==> run E: inputs <==
// IOTDF
module IOTDF( clk, rst, in_en, iot_in, fn_sel, busy, valid, iot_out);
input          clk;
input          rst;
input          in_en;
input  [7:0]   iot_in;
input  [2:0]   fn_sel;
output         busy;
output         valid;
output [127:0] iot_out;
localparam DES_ENCRYPT = 3'b001;
localparam DES_DECRYPT = 3'b010;
localparam CRC_GEN     = 3'b011;
localparam SORT        = 3'b100;
localparam IDLE    = 2'd0;
localparam LOAD    = 2'd1;
(* fsm_encoding = "auto" *) reg [1:0]   current_state, next_state;
reg [3:0]   load_cnt, load_cnt_next;
reg         load_sel, load_sel_next;
reg [127:0] data_buf0, data_buf0_next;
reg [127:0] data_buf1, data_buf1_next;
reg [1:0]   buffer_full, buffer_full_next;
reg         compute_sel, compute_sel_next;
reg         compute_active, compute_active_next;
reg         busy_reg, busy_reg_next;
reg [127:0] result_reg, result_reg_next;
reg         valid_reg, valid_reg_next;
reg         des_start_reg, des_start_reg_next;
  ...
Settings: LEC_CHECK=0, ABC_AREA=1, CAP_MARGIN=5, CORE_MARGIN=2, CORE_UTILIZATION=68, CTS_CLUSTER_DIAMETER=359, GPL_ROUTABILITY_DRIVEN=1, MAX_ROUTING_LAYER=met4, MIN_ROUTING_LAYER=met1, SETUP_SLACK_MARGIN=0.08, SLEW_MARGIN=20, TNS_END_PERCENT=95; clock period 2.27 ns.
run.sh (not shown) runs the stock make flow with config.mk's settings and CLKGATE_MAP_FILE=.
==> inputs of run A, as changes to run E <==
==> flow/config.mk (replaced) <==
export PLATFORM = sky130hd
export DESIGN_NAME = IOTDF
export DESIGN_NICKNAME = IOTDF
export VERILOG_FILES = /design/flow/design.v
export SDC_FILE = /design/flow/constraint.sdc
export NUM_CORES = 4
export LEC_CHECK = 0
export CAP_MARGIN = 20
export CORE_MARGIN = 2
export CORE_UTILIZATION = 10
export SLEW_MARGIN = 20
==> flow/constraint.sdc (replaced) <==
create_clock -name core_clock -period 7.94 [get_ports {clk}]
set_input_delay 1.5880 -clock core_clock [delete_from_list [all_inputs] [get_ports {clk}]]
set_output_delay 1.5880 -clock core_clock [all_outputs]
set_load 0.01 [all_outputs]
==> qor summary <==
item                                                                         run A                      run E
Die Y                                                                       707 um                     278 um
Share of synthesized cell area in and-or and or-and compound cells           21.7%                      16.7%
Number of CTS-inserted buffers                                                  93                         91
Setup fix buffers added after clock tree synthesis                               0                         31
Number of standard cells after synthesis                                      5594                       7000
Xor+xnor area frac                                                           2.84%                     0.723%
Multiplexer share                                                            7.95%                     0.209%
Avg Cell Area, Syn                                                      8.83 sq um                 7.27 sq um
Portion of the post-synthesis area used by sequential elements               44.0%                      42.7%
Core Rows                                                                      258                        100
Status                                                              finished clean  aborted with a tool error
Stage where the flow stopped                                                     -                    5_1_grt
Final weighted congestion in routability-driven placement                    0.912                       1.07
Initial core utilization                                                     10.0%                      68.5%
Post-DP HPWL                                                                152 mm                     154 mm
Distinct lib cells                                                              81                         51
Die footprint                                                         500000 sq um                77100 sq um
Cell total in the yosys stat output                                           5594                       7000
Cell area after placement                                              58000 sq um                57900 sq um
YS chip area                                                           49400 sq um                50900 sq um
Synth Area in Simple Gates                                                   14.0%                      28.0%

---

==> inputs of v8 <==
Starting RTL as in the previous note.
==> flow/config.mk <==
export PLATFORM = sky130hd
export DESIGN_NAME = IOTDF
export DESIGN_NICKNAME = IOTDF
export VERILOG_FILES = /design/flow/design.v
export SDC_FILE = /design/flow/constraint.sdc
export NUM_CORES = 4
export LEC_CHECK = 0
export ABC_AREA = 0
export CAP_MARGIN = 35
export CELL_PAD_IN_SITES_DETAIL_PLACEMENT = 1
export CORE_MARGIN = 2
export CORE_UTILIZATION = 25
export GPL_ROUTABILITY_DRIVEN = 1
export MAX_ROUTING_LAYER = met5
export MIN_ROUTING_LAYER = met1
export PLACE_DENSITY_LB_ADDON = 0.09
export SLEW_MARGIN = 20
export TNS_END_PERCENT = 15
==> flow/constraint.sdc <==
create_clock -name core_clock -period 3.71 [get_ports {clk}]
set_input_delay 0.7420 -clock core_clock [delete_from_list [all_inputs] [get_ports {clk}]]
set_output_delay 0.7420 -clock core_clock [all_outputs]
set_load 0.01 [all_outputs]
==> v2: changes against v8 <==
- ABC_AREA: 0 -> unset
- CAP_MARGIN: 35 -> 20
- CELL_PAD_IN_SITES_DETAIL_PLACEMENT: 1 -> unset
- CORE_UTILIZATION: 25 -> 70
- CTS_CLUSTER_SIZE: unset -> 33
- GPL_ROUTABILITY_DRIVEN: 1 -> unset
- MAX_ROUTING_LAYER: met5 -> met4
- MIN_ROUTING_LAYER: met1 -> unset
- PLACE_DENSITY_LB_ADDON: 0.09 -> unset
- TNS_END_PERCENT: 15 -> unset
==> flow/constraint.sdc (replaced) <==
create_clock -name core_clock -period 2.74 [get_ports {clk}]
set_input_delay 0.5480 -clock core_clock [delete_from_list [all_inputs] [get_ports {clk}]]
set_output_delay 0.5480 -clock core_clock [all_outputs]
set_load 0.01 [all_outputs]
==> qor summary <==
quantity	v2	v8
Endpoint of the most critical register-to-register path	crc_sort_inst.sort_inst.sort_array[12][0]$_DFFE_PP0P_	des_inst.r_reg[9]$_DFFE_PP0P_
Clock slew at reported path FFs	0.07 ns	0.06 ns
Final critical delay including setup and external delays	2.80 ns	3.28 ns
Overall Power	45.0 mW	34.9 mW
Grt met2 use	72.8%	36.6%
Switching power as a share of total power	37.3%	38.2%
Routed via count divided by cell count	6.90	5.17
Pwr/cell area	764 nW/um2	584 nW/um2
Chip area	72700 um2	201000 um2
Worst reg2reg setup slack	-0.06 ns	0.43 ns
Power share of the sequential group	37.3%	35.3%
Setup_tns	-0.159 ns	0 ns
Result of the run	failed layout checks	no timing/DRC/antenna violations
Violated checks	negative setup slack	-
Count of buffer and inverter cells on the critical path	1	2
FF/Latch Area	21800 um2	21800 um2
Worst slew pin tran	0.994 ns	1.05 ns
Floorplan core density	70.7%	25.1%
Sequential power	16.8 mW	12.3 mW
Global-route wire length before repair	281000 um	338000 um
Internal power of the cells	28.2 mW	21.6 mW
Standard cell core area	69900 um2	197000 um2
Final routed wirelength across all metal layers	188000 um	232000 um
Worst EP required	3.29 ns	4.31 ns
Wire length on met3	29400 um	8160 um
Total clock buffers created by CTS	92	110
Fin area	58900 um2	59700 um2
Final Worst Setup Slack	-0.0575 ns	0.429 ns
Power figures rest on the tool's default switching activity, not on a simulated workload.
